## MatrixMultUnit
module MatrixMultUnit(
  input wire reset_n                      ,  
  input wire clk                          ,
  input wire dut_valid                    , 
  output wire dut_ready                   ,
  output wire                           dut__tb__sram_input_write_enable  ,
  output wire [16-1 : 0     ]   dut__tb__sram_input_write_address ,
  output wire [32-1 : 0     ]   dut__tb__sram_input_write_data    ,
  output reg  [16-1 : 0     ]   dut__tb__sram_input_read_address  , 
  input  wire [32-1 : 0     ]   tb__dut__sram_input_read_data     ,     
  output wire                           dut__tb__sram_weight_write_enable  ,
  output wire [16-1 : 0     ]   dut__tb__sram_weight_write_address ,
  output wire [32-1 : 0     ]   dut__tb__sram_weight_write_data    ,
  output reg  [16-1 : 0     ]   dut__tb__sram_weight_read_address  , 
  input  wire [32-1 : 0     ]   tb__dut__sram_weight_read_data     ,     
  output wire                           dut__tb__sram_result_write_enable  ,
  output reg  [16-1 : 0     ]   dut__tb__sram_result_write_address ,
  output wire [32-1 : 0     ]   dut__tb__sram_result_write_data    ,
  output reg  [16-1 : 0     ]   dut__tb__sram_result_read_address  , 
  input  wire [32-1 : 0     ]   tb__dut__sram_result_read_data     ,    
  output wire                           dut__tb__sram_scratchpad_write_enable  ,
  output reg  [16-1 : 0     ]   dut__tb__sram_scratchpad_write_address ,
  output wire [32-1 : 0     ]   dut__tb__sram_scratchpad_write_data    ,
  output reg  [16-1 : 0     ]   dut__tb__sram_scratchpad_read_address  , 
  input  wire [32-1 : 0     ]   tb__dut__sram_scratchpad_read_data  
);
parameter one_address_offset = 12'h1;
parameter idle_state = 4'd0;
  ...
Settings: LEC_CHECK=0, ABC_AREA=0, CAP_MARGIN=20, CELL_PAD_IN_SITES_GLOBAL_PLACEMENT=2, CORE_ASPECT_RATIO=0.65, CORE_MARGIN=5, CORE_UTILIZATION=71, CTS_CLUSTER_DIAMETER=195, CTS_CLUSTER_SIZE=78, GPL_TIMING_DRIVEN=0, HOLD_SLACK_MARGIN=-0.07, MAX_ROUTING_LAYER=met4, SETUP_SLACK_MARGIN=-0.08, SLEW_MARGIN=20; clock period 10.0 ns.
run.sh (not shown) runs the stock make flow with config.mk's settings and CLKGATE_MAP_FILE=.
The starting point aborted during 3_1_place_gp_skip_io.
Edit:
Settings changed: ABC_AREA 0 to 1, CELL_PAD_IN_SITES_GLOBAL_PLACEMENT 2 to not set, CORE_ASPECT_RATIO 0.65 to not set, CORE_MARGIN 5 to 2, CORE_UTILIZATION 71 to 19, CTS_CLUSTER_DIAMETER 195 to not set, CTS_CLUSTER_SIZE 78 to not set, GPL_TIMING_DRIVEN 0 to not set, HOLD_SLACK_MARGIN -0.07 to not set, MAX_ROUTING_LAYER met4 to not set, SETUP_SLACK_MARGIN -0.08 to not set, SLEW_MARGIN 20 to 35.
After rerunning: The changed run went through all stages and came out clean; die area goes up to 3.7 times its value; synthesized area rises by about 4.4%; synthesized cell count climbs by about 21%.
Edit:
Settings changed: ABC_AREA 1 to not set, CORE_UTILIZATION 19 to 59, SLEW_MARGIN 35 to 20.
Clock period 10.0 ns to 4.39 ns, I/O delays scaled along.
Result:
- With this change the flow completed, yet does not pass: setup timing
- routed wire length is lower by roughly a tenth
- core utilization is higher by 56 points
- non-clock buffer count is higher by 963
- cell area is higher by a little under a tenth
- die area is lower by well over a third
- cell count is lower by a quarter to a third
- sequential cell count does not change
- via count is lower slightly
Edit:
Settings changed: CORE_UTILIZATION 59 to 40, MAX_ROUTING_LAYER set to met4, SLEW_MARGIN 20 to 25.
Clock period 4.39 ns to 10.0 ns, I/O delays scaled along.
With this change the flow completed with no timing, DRC or antenna violations. Synthesized area does not change. First-iteration DRC count came out lower by 30%. Global-route usage came out lower by 14 points. Worst setup slack gains 4.1 ns.
Edit:
Settings changed: ABC_AREA set to 0, CELL_PAD_IN_SITES_GLOBAL_PLACEMENT set to 2, CORE_ASPECT_RATIO set to 0.65, CORE_MARGIN 2 to 5, CORE_UTILIZATION 40 to 71, CTS_CLUSTER_DIAMETER set to 48, CTS_CLUSTER_SIZE set to 78, GPL_TIMING_DRIVEN set to 0, SETUP_SLACK_MARGIN set to -0.08, SLEW_MARGIN 25 to 20.
Now the flow died in 3_1_place_gp_skip_io with GPL-0301.
Die size is lower by 41%.
Synthesized area is unchanged.
Synthesized cell count stays the same.
Edit:
Settings changed: ABC_AREA 0 to not set, CELL_PAD_IN_SITES_GLOBAL_PLACEMENT 2 to not set, CORE_ASPECT_RATIO 0.65 to not set, CORE_MARGIN 5 to 2, CTS_CLUSTER_DIAMETER 48 to not set, CTS_CLUSTER_SIZE 78 to 34, GPL_TIMING_DRIVEN 0 to not set, MAX_ROUTING_LAYER met4 to not set, SETUP_SLACK_MARGIN -0.08 to not set.
Clock period 10.0 ns to 6.59 ns, I/O delays scaled along.
Outcome: Now the flow finished but failed the layout checks on setup timing; synthesized area is unchanged; synthesized cell count is unchanged; die size went down by 4.2%.
